Setup of try-delta:
==> flow/design.v (excerpt) <==
module TOP_VIEW#(parameter alu_width =16)
(
  input wire [alu_width-1:0]    A,B,
  input wire                    clk,rst,
  input wire [3:0]              alu_fun,
  output wire                   arith_flag,carry_out,logic_flag,comp_flag,shift_flag,
  output wire [alu_width-1:0]   arith_out,logic_out,comp_out,shift_out
  );
==> flow/config.mk <==
export PLATFORM = sky130hd
export DESIGN_NAME = TOP_VIEW
export DESIGN_NICKNAME = TOP_VIEW
export VERILOG_FILES = /design/flow/design.v
export SDC_FILE = /design/flow/constraint.sdc
export NUM_CORES = 4
export LEC_CHECK = 0
export CAP_MARGIN = 20
export CORE_ASPECT_RATIO = 1.82
export CORE_MARGIN = 2
export CORE_UTILIZATION = 40
export CTS_CLUSTER_DIAMETER = 356
export CTS_CLUSTER_SIZE = 100
export MAX_ROUTING_LAYER = met4
export SLEW_MARGIN = 20
export TNS_END_PERCENT = 5
==> flow/constraint.sdc <==
create_clock -name core_clock -period 36.0 [get_ports {clk}]
set_input_delay 7.2000 -clock core_clock [delete_from_list [all_inputs] [get_ports {clk}]]
set_output_delay 7.2000 -clock core_clock [all_outputs]
set_load 0.01 [all_outputs]
run.sh (not shown) runs the stock make flow with config.mk's settings and CLKGATE_MAP_FILE=.
try-delta completed end to end with timing, DRC and antenna clean.
For try-amber, these inputs were changed with respect to try-delta:
Settings: changing CTS_CLUSTER_DIAMETER from 356 to 144; removing TNS_END_PERCENT (formerly 5).
==> comparison <==
- On total power, try-delta and try-amber are neck and neck.
- Diff try-delta..try-amber | post-layout period usage of the worst path | unchanged
- Diff try-amber..try-delta | minimum clock period | unchanged
- Re total placed instance area: no difference whatsoever between try-amber and try-delta.
- There was hardly any difference in routability congestion estimate from global placement between try-amber and try-delta.
- Diff try-amber..try-delta | hold slack | unchanged
- Total routing resource utilization after global routing: try-delta vs try-amber, no meaningful difference
- Between try-delta and try-amber, the number of max-slew violations in the final report does not differ in any meaningful way.
- Comparing try-amber against try-delta, there is no change at all in overflow left after global routing.
diff inputs: try-amber => try-sierra
Settings: a change of CTS_CLUSTER_DIAMETER from 144 to 197; a change of CORE_UTILIZATION from 40 to 19; an added TNS_END_PERCENT of 10.
## What came out
- Delta (try-sierra minus try-amber): part of the cycle the worst path needs roughly the same; top fanout value on the critical path comparable.
- Compared try-sierra vs try-amber, and met2 wire length is down in try-sierra.
- Of try-amber and try-sierra, try-amber shows the lower number of cell rows, with try-sierra above it.
- Compared with try-amber, try-sierra has extra setup slack.
- Of try-amber and try-sierra, the lower utilization belongs to try-sierra.
- The chip area in try-sierra is 2.1 times that in try-amber.
- Cell count: try-sierra higher than try-amber
- Compared try-sierra vs try-amber, and number of gates resized after cts is down in try-sierra.
- Post-route standard cell area excluding fillers delta for try-sierra relative to try-amber: 3.3% higher
- Number of cells after detailed placement went up by more than 10% going from try-amber to try-sierra.

TOP_VIEW again, from the RTL that the note above started with.
clock: 49.3 ns
lec_check: 0
abc_area: 0
cap_margin: 30
cell_pad_in_sites_detail_placement: 0
cell_pad_in_sites_global_placement: 2
core_margin: 4
core_utilization: 56
cts_cluster_size: 62
gpl_routability_driven: 0
gpl_timing_driven: 0
hold_slack_margin: 0.05
max_routing_layer: met4
min_routing_layer: met1
place_density: 0.92
setup_slack_margin: 5.0
slew_margin: 10
tns_end_percent: 5
The starting point ended with an error in global placement without I/O on GPL-0301.
==> next run, changes <==
- ABC_AREA: 0 -> default
- CAP_MARGIN: 30 -> 20
- CELL_PAD_IN_SITES_DETAIL_PLACEMENT: 0 -> default
- CELL_PAD_IN_SITES_GLOBAL_PLACEMENT: 2 -> default
- CORE_MARGIN: 4 -> 2
- CORE_UTILIZATION: 56 -> 64
- CTS_CLUSTER_SIZE: 62 -> default
- GPL_ROUTABILITY_DRIVEN: 0 -> default
- GPL_TIMING_DRIVEN: 0 -> default
- HOLD_SLACK_MARGIN: 0.05 -> default
- MAX_ROUTING_LAYER: met4 -> default
- MIN_ROUTING_LAYER: met1 -> default
- PLACE_DENSITY: 0.92 -> default
- SETUP_SLACK_MARGIN: 5.0 -> default
- SLEW_MARGIN: 10 -> 20
- TNS_END_PERCENT: 5 -> default
- clock period: 49.3 -> 18.0 ns (I/O delays scaled with it)
The new run died in global routing (GRT-0116); die size is lower by 16%; synthesized cell count stays the same; area after synthesis stays the same.
==> next run, changes <==
- CORE_UTILIZATION: 64 -> 66
- clock period: 18.0 -> 35.1 ns (I/O delays scaled with it)
After rerunning: The changed run ran to the end with no violations. Synthesized cell count is unchanged. Die size goes down by 3.0%. Synthesized area stays the same.
==> next run, changes <==
- CORE_UTILIZATION: 66 -> 57
- SETUP_SLACK_MARGIN: default -> 4.61
- clock period: 35.1 -> 18.0 ns (I/O delays scaled with it)
Outcome: This time the run completed and failed the layout checks on setup timing. Synthesized cell count does not change. Count of clock-buffer cells in the layout does not change. Via count is higher by 26%.

The RTL this note starts from:
==> flow/design.v <==
module DECODER_UNIT
(input wire [1:0]            alu_fun,
output reg arith_enable,logic_enable,comp_enable,shift_enable);
  always@(*)
  begin
    arith_enable = 1'b0;
    logic_enable = 1'b0;
    comp_enable = 1'b0;
    shift_enable = 1'b0;
    case(alu_fun)
      4'b00:arith_enable = 1'b1;
      4'b01:logic_enable = 1'b1;
      4'b10:comp_enable = 1'b1;
      4'b11:shift_enable = 1'b1;
      default: begin
            arith_enable = 1'b0;
            logic_enable = 1'b0;
            comp_enable =1'b 0;
            shift_enable = 1'b0;
        end
      endcase
  end
endmodule
module ARITHMATIC_UNIT#(parameter alu_width =16)
(
  input wire [alu_width-1:0]  A,B,
  input wire                  clk,rst,
  input wire arith_enable,
  input wire [1:0]            alu_fun,
  output reg                  arith_flag,carry_out,
  output reg [alu_width-1:0]  arith_out);
reg [alu_width:0] arith_out_reg;
wire carry_out_reg;
reg arith_flag_reg;  
always@(posedge clk or negedge rst)
begin
  if(!rst)
    begin
    arith_out <= 16'b0;
    carry_out <= 16'b0;
    arith_flag <= 16'b0;
    end
  else
   begin
    arith_out <= arith_out_reg[alu_width-1:0];
    carry_out <= carry_out_reg;
    arith_flag <= arith_flag_reg;
   end 
end
always@(*)
  begin
    arith_out_reg   = 1'b0  ;
    arith_flag_reg  = 1'b0 ;
      if(arith_enable)
        begin
    case(alu_fun)  
    4'b00:begin
    arith_out_reg   = A+B  ;
    arith_flag_reg  = 1'b1 ;
            end
    4'b01:begin
    arith_out_reg   = A-B  ;
    arith_flag_reg  = 1'b1 ;
           end
    4'b10:begin
    arith_out_reg   = A*B  ;
    arith_flag_reg  = 1'b1 ;
            end
    4'b11:begin
    arith_out_reg   = (B == 0) ? {1'b0, {alu_width{1'b1}}} : A/B  ;
    arith_flag_reg  = 1'b1 ;
           end
          endcase
          end    
end
assign carry_out_reg = arith_out_reg[alu_width] ;
endmodule
module LOGIC_UNIT#(parameter alu_width =16)
(
  input wire [alu_width-1:0]  A,B,
  input wire                  clk,rst,
  input wire logic_enable,
  input wire [1:0]            alu_fun,
  output reg                  logic_flag,
  output reg [alu_width-1:0]  logic_out);
reg [alu_width-1:0] logic_out_reg;
reg logic_flag_reg;
always @ (posedge clk or negedge rst)
 begin 
   if (!rst)
     begin
      logic_out  <= 'b0 ;
      logic_flag <= 'b0 ;	
	 end
   else
     begin   
      logic_out  <= logic_out_reg ;
      logic_flag <= logic_flag_reg ;
	 end
 end	
always@(*)
begin
    logic_out_reg  = 1'b0  ;
    logic_flag_reg = 1'b0 ;
    if(logic_enable)
        begin
    case(alu_fun)  
    4'b00:begin
    logic_out_reg   = A&B  ;
    logic_flag_reg  = 1'b1 ;
            end
    4'b01:begin
    logic_out_reg   = A|B  ;
    logic_flag_reg  = 1'b1 ;
           end
    4'b10:begin
    logic_out_reg   = ~(A&B) ;
    logic_flag_reg  = 1'b1 ;
            end
    4'b11:begin
    logic_out_reg   = ~(A|B) ;
    logic_flag_reg  = 1'b1 ;
           end
          endcase
          end            
end 
endmodule
module comparsion_unit#(parameter alu_width =16)
(
  input wire [alu_width-1:0]  A,B,
  input wire                  clk,rst,
  input wire comp_enable,
  input wire [1:0]            alu_fun,
  output reg                  comp_flag,
  output reg [alu_width-1:0]  comp_out);
reg comp_out_reg ;
reg  comp_flag_reg ;
always @ (posedge clk or negedge rst)
 begin 
   if (!rst)
     begin
      comp_out  <= 'b0 ;
      comp_flag <= 'b0 ;	
	 end
   else
     begin   
      comp_out  <= comp_out_reg ;
      comp_flag <= comp_flag_reg ;
	 end
 end
always@(*)
    begin
      comp_out_reg = 1'b0;
      comp_flag_reg = 1'b0;
      if(comp_enable)
        begin
  case(alu_fun)
      4'b00:begin
      comp_out_reg = 1'b0;
      comp_flag_reg = 1'b1;
      end 
      4'b01:begin
        comp_flag_reg  = 1'b1;
        if(A==B)
           begin
    comp_out_reg = 1'b1;
          end
       else
          begin
    comp_out_reg   = 1'b0;
          end
        end
    4'b10:begin
      comp_flag_reg  = 1'b1 ;
      if(A > B)
        begin
    comp_out_reg   = 1'b1;
        end
    else
        begin
    comp_out_reg   = 1'b0;
        end
        end
    4'b11:begin
      comp_flag_reg  = 1'b1;
      if(A < B)
          begin
    comp_out_reg   = 16'b1;
          end
    else
          begin
    comp_out_reg   = 1'b0;
          end
      end
   endcase
          end
   end
  endmodule
module shift_unit#(parameter alu_width =16)
(
  input wire [alu_width-1:0]  A,B,
  input wire                  clk,rst,
  input wire                shift_enable,
  input wire [1:0]            alu_fun,
  output reg                  shift_flag,
  output reg [alu_width-1:0]  shift_out);
reg [alu_width-1:0]  shift_out_reg ;
reg shift_flag_reg ;
always @ (posedge clk or negedge rst)
 begin 
   if (!rst)
     begin
      shift_out  <= 'b0 ;
      shift_flag <= 'b0 ;	
	 end
   else
     begin   
      shift_out  <= shift_out_reg ;
      shift_flag <= shift_flag_reg ;
	 end
 end
   always@(*)
begin
        shift_out_reg = 1'b0;
        shift_flag_reg = 1'b0;
      if(shift_enable)
        begin
      case(alu_fun)  
        4'b00:begin
        shift_flag_reg = 1'b1;
        shift_out_reg = A >> 1;
        end
        4'b01:begin
        shift_out_reg = A << 1;
        shift_flag_reg = 1'b1;
        end
        4'b10:begin
        shift_flag_reg = 1'b1;
        shift_out_reg = B >> 1;
         end
        4'b11:begin
        shift_flag_reg = 1'b1;
        shift_out_reg = B << 1;
        end
      endcase
end
end 
endmodule
module TOP_VIEW#(parameter alu_width =16)
(
  input wire [alu_width-1:0]    A,B,
  input wire                    clk,rst,
  input wire [3:0]              alu_fun,
  output wire                   arith_flag,carry_out,logic_flag,comp_flag,shift_flag,
  output wire [alu_width-1:0]   arith_out,logic_out,comp_out,shift_out
  );
wire                  comp_enable ;
wire                  shift_enable ;
wire                  logic_enable ;
wire                  arith_enable ;
  DECODER_UNIT U_decoder(
  .alu_fun(alu_fun[3:2]),
  .arith_enable(arith_enable),
  .logic_enable(logic_enable),
  .shift_enable(shift_enable),
  .comp_enable(comp_enable)
  );
  ARITHMATIC_UNIT U_arithmatic(
  .A(A),
  .arith_enable(arith_enable),
  .B(B),
  .clk(clk),
  .rst(rst),
  .alu_fun(alu_fun[1:0]),
  .arith_out(arith_out),
  .arith_flag(arith_flag),
  .carry_out(carry_out)
  );
   LOGIC_UNIT U_logic(
  .A(A),
  .logic_enable(logic_enable),
  .B(B),
  .clk(clk),
  .rst(rst),
  .alu_fun(alu_fun[1:0]),
  .logic_out(logic_out),
  .logic_flag(logic_flag)
   );
   comparsion_unit U_comp (
  .A(A),
  .comp_enable(comp_enable),
  .B(B),
  .clk(clk),
  .rst(rst),
  .alu_fun(alu_fun[1:0]),
  .comp_out(comp_out),
  .comp_flag(comp_flag)
  );
  shift_unit U_shift(
  .A(A),
  .shift_enable(shift_enable),
  .B(B),
  .clk(clk),
  .rst(rst),
  .alu_fun(alu_fun[1:0]),
  .shift_out(shift_out),
  .shift_flag(shift_flag)
  );
endmodule
make LEC_CHECK=0 ABC_AREA=1 CAP_MARGIN=20 CORE_MARGIN=2 CORE_UTILIZATION=70 CTS_CLUSTER_DIAMETER=52 CTS_CLUSTER_SIZE=77 SETUP_SLACK_MARGIN=4.51 SLEW_MARGIN=20 finish   # period 35.0 ns
The baseline ended with an error in global routing (5_1_grt).
==> next run, changes <==
ABC_AREA = not set   (was 1)
CORE_UTILIZATION = 40   (was 70)
CTS_CLUSTER_DIAMETER = not set   (was 52)
CTS_CLUSTER_SIZE = not set   (was 77)
SETUP_SLACK_MARGIN = not set   (was 4.51)
clock period = 36.0 ns   (was 35.0 ns; I/O delays follow)
=> Now the flow went through all stages and came out clean. Die size grows by well over a third. Synthesized area grows slightly. Synthesized cell count shrinks by about a fifth.
==> next run, changes <==
CTS_CLUSTER_DIAMETER = 20   (was not set)
MAX_ROUTING_LAYER = met4   (was not set)
SETUP_SLACK_MARGIN = 5.0   (was not set)
Cell count rose by 6.5%. Routed wire length is higher by 10%. Critical path depth increases by 16. Hold slack gets worse by 0.0083 ns.
==> next run, changes <==
CTS_CLUSTER_DIAMETER = 165   (was 20)
CTS_CLUSTER_SIZE = 95   (was not set)
MAX_ROUTING_LAYER = not set   (was met4)
SETUP_SLACK_MARGIN = not set   (was 5.0)
TNS_END_PERCENT = 5   (was not set)
Outcome: The new run finished with timing, DRC and antenna clean; clock power shrinks slightly; cell count went down by a few percent; synthesized area is unchanged; die size does not change; first-iteration DRC count is higher slightly.
==> next run, changes <==
CORE_ASPECT_RATIO = 0.5   (was not set)
CTS_CLUSTER_DIAMETER = 379   (was 165)
CTS_CLUSTER_SIZE = 100   (was 95)
MAX_ROUTING_LAYER = met4   (was not set)
The changed run passed the timing, DRC and antenna checks.
Final area grows by 0.53%.
Final cell count grows by 0.81%.
Wire length grows by about 2.3%.
==> next run, changes <==
CORE_ASPECT_RATIO = not set   (was 0.5)
CTS_CLUSTER_DIAMETER = 336   (was 379)
CTS_CLUSTER_SIZE = 98   (was 100)
MAX_ROUTING_LAYER = not set   (was met4)
TNS_END_PERCENT = 15   (was 5)
=> Via count goes up by 0.57%; first-iteration DRC count fell by 8.6%; utilization hardly moves; area after synthesis does not change.
Power and IR drop assume default switching activity.
